Design alu_add, start of the top module:
module alu_add (
    input   logic           clk_i,
    input   logic           rst_i,
    input   logic [36:0]    left_i,      
    input   logic [36:0]    right_i,     
    output  logic           in_ready_o,
    input   logic           in_valid_i,
    output  logic [36:0]    result_o,    
    input   logic           out_ready_i,
    output  logic           out_valid_o
);
typedef enum logic [1:0] {
    S_IDLE,
    S_NORMALIZE,
    S_ADD,
    S_RENORMALIZE
} state_t;
state_t state_d, state_q;
logic [$clog2(calc_pkg::NumDigits):0] counter_d, counter_q;
logic in_ready_d, in_ready_q;
logic out_valid_d, out_valid_q;
assign out_valid_o = out_valid_q;
assign in_ready_o = in_ready_q;
calc_pkg::num_t left_d, left_q;
calc_pkg::num_t right_d, right_q;
calc_pkg::num_t result_d, result_q;
calc_pkg::bcd_t result_extra_d, result_extra_q;
logic carryborrow_d, carryborrow_q;
assign result_o = out_valid_q ? result_q : '0;
logic [4:0] nibble_sum;
always_comb begin
    nibble_sum = 'x;
    carryborrow_d = carryborrow_q;
    if (state_q != S_ADD) begin
        carryborrow_d = 0;
    end else if (left_q.sign == right_q.sign) begin
        nibble_sum =
            left_q.significand[counter_q]
  ...
Settings: LEC_CHECK=0, CAP_MARGIN=20, CORE_MARGIN=2, CORE_UTILIZATION=70, CTS_CLUSTER_SIZE=22, HOLD_SLACK_MARGIN=-0.09, SETUP_SLACK_MARGIN=1.16, SLEW_MARGIN=20; clock period 3.94 ns.
run.sh (not shown) runs the stock make flow with config.mk's settings and CLKGATE_MAP_FILE=.
The first run did not get past global routing, error GRT-0232.
Then changed:
Settings changed: CORE_UTILIZATION 70 to 72, CTS_CLUSTER_DIAMETER from default to 397, CTS_CLUSTER_SIZE 22 to 95, HOLD_SLACK_MARGIN -0.09 to default, SETUP_SLACK_MARGIN 1.16 to default.
Clock period 3.94 ns to 6.72 ns, I/O delays scaled along.
=> The new run passed the timing, DRC and antenna checks. Die area drops by about 2.7%. Area after synthesis does not change. Synthesized cell count does not change.
Then changed:
Settings changed: CORE_UTILIZATION 72 to 40, CTS_CLUSTER_DIAMETER 397 to default, CTS_CLUSTER_SIZE 95 to default.
Clock period 6.72 ns to 10.0 ns, I/O delays scaled along.
Result: Combinational power went down by 36%. Cell count rises by 10%. Routed wire length came out lower by 4.6%.
Then changed:
Clock period 10.0 ns to 4.76 ns, I/O delays scaled along.
Power increases by 120%.
Combinational power came out higher by 110%.
First-iteration DRC count climbs by 0.96%.


== run A ==
alu_add again, from the RTL that the note above started with.
Settings: LEC_CHECK=0, CAP_MARGIN=35, CORE_ASPECT_RATIO=1.88, CORE_MARGIN=2, CORE_UTILIZATION=38, CTS_CLUSTER_SIZE=56, GPL_ROUTABILITY_DRIVEN=0, HOLD_SLACK_MARGIN=-0.09, PLACE_DENSITY_LB_ADDON=0.09, SLEW_MARGIN=10; clock period 2.96 ns.
Run A: complete, dirty (negative setup slack)
Input changes introduced in run B (baseline for comparison: run A):
Settings: swapping 38 for 68 in CORE_UTILIZATION; clearing HOLD_SLACK_MARGIN, which used to be -0.09; clearing GPL_ROUTABILITY_DRIVEN, which used to be 0; clearing CORE_ASPECT_RATIO, which used to be 1.88; swapping 10 for 20 in SLEW_MARGIN; clearing PLACE_DENSITY_LB_ADDON, which used to be 0.09; swapping 35 for 20 in CAP_MARGIN; swapping 56 for 34 in CTS_CLUSTER_SIZE; swapping 2.96 for 4.28 in the clock period (ns, I/O delays scaled along).
==> results <==
Looking at the reports, run B completed the entire flow and the layout it produced met the timing, DRC and antenna checks. Summary: with run A as the reference, pin count of the biggest net entering global routing in run B moved down by a few percent. Run A → run B: non-clock buffer share of cell area lost 8.3 points, number of failing setup endpoints in the final timing report shrank by 26, area taken by flip-flops and latches about even, final area -about 14%.
The following lists how run C was set up differently from run B:
Settings: putting ABC_AREA at 1 where nothing was set; clearing CTS_CLUSTER_SIZE, which used to be 34; swapping 4.28 for 4.73 in the clock period (ns, I/O delays scaled along).
==> comparison <==
Run C vs. run B: synthesized cell count now sits higher, highest clock frequency the design can meet now sits lower. The lower clock share of power came out of run C. Delta (run C minus run B): number of buffers and inverters on the critical path saw a decrease; leakage dissipation saw an increase; detailed-route wire length saw an increase; met1 wire length saw an increase. Run C vs run B, number of different library cells in the post-synthesis netlist went down by 36%. From run B to run C the numbers moved as follows: mean number of vias per cell lost 7.4%, adder-cell share of the synthesized area level, hold slack fell by 27 ps.
No activity file was given, so power comes from the tool's default toggle rates.
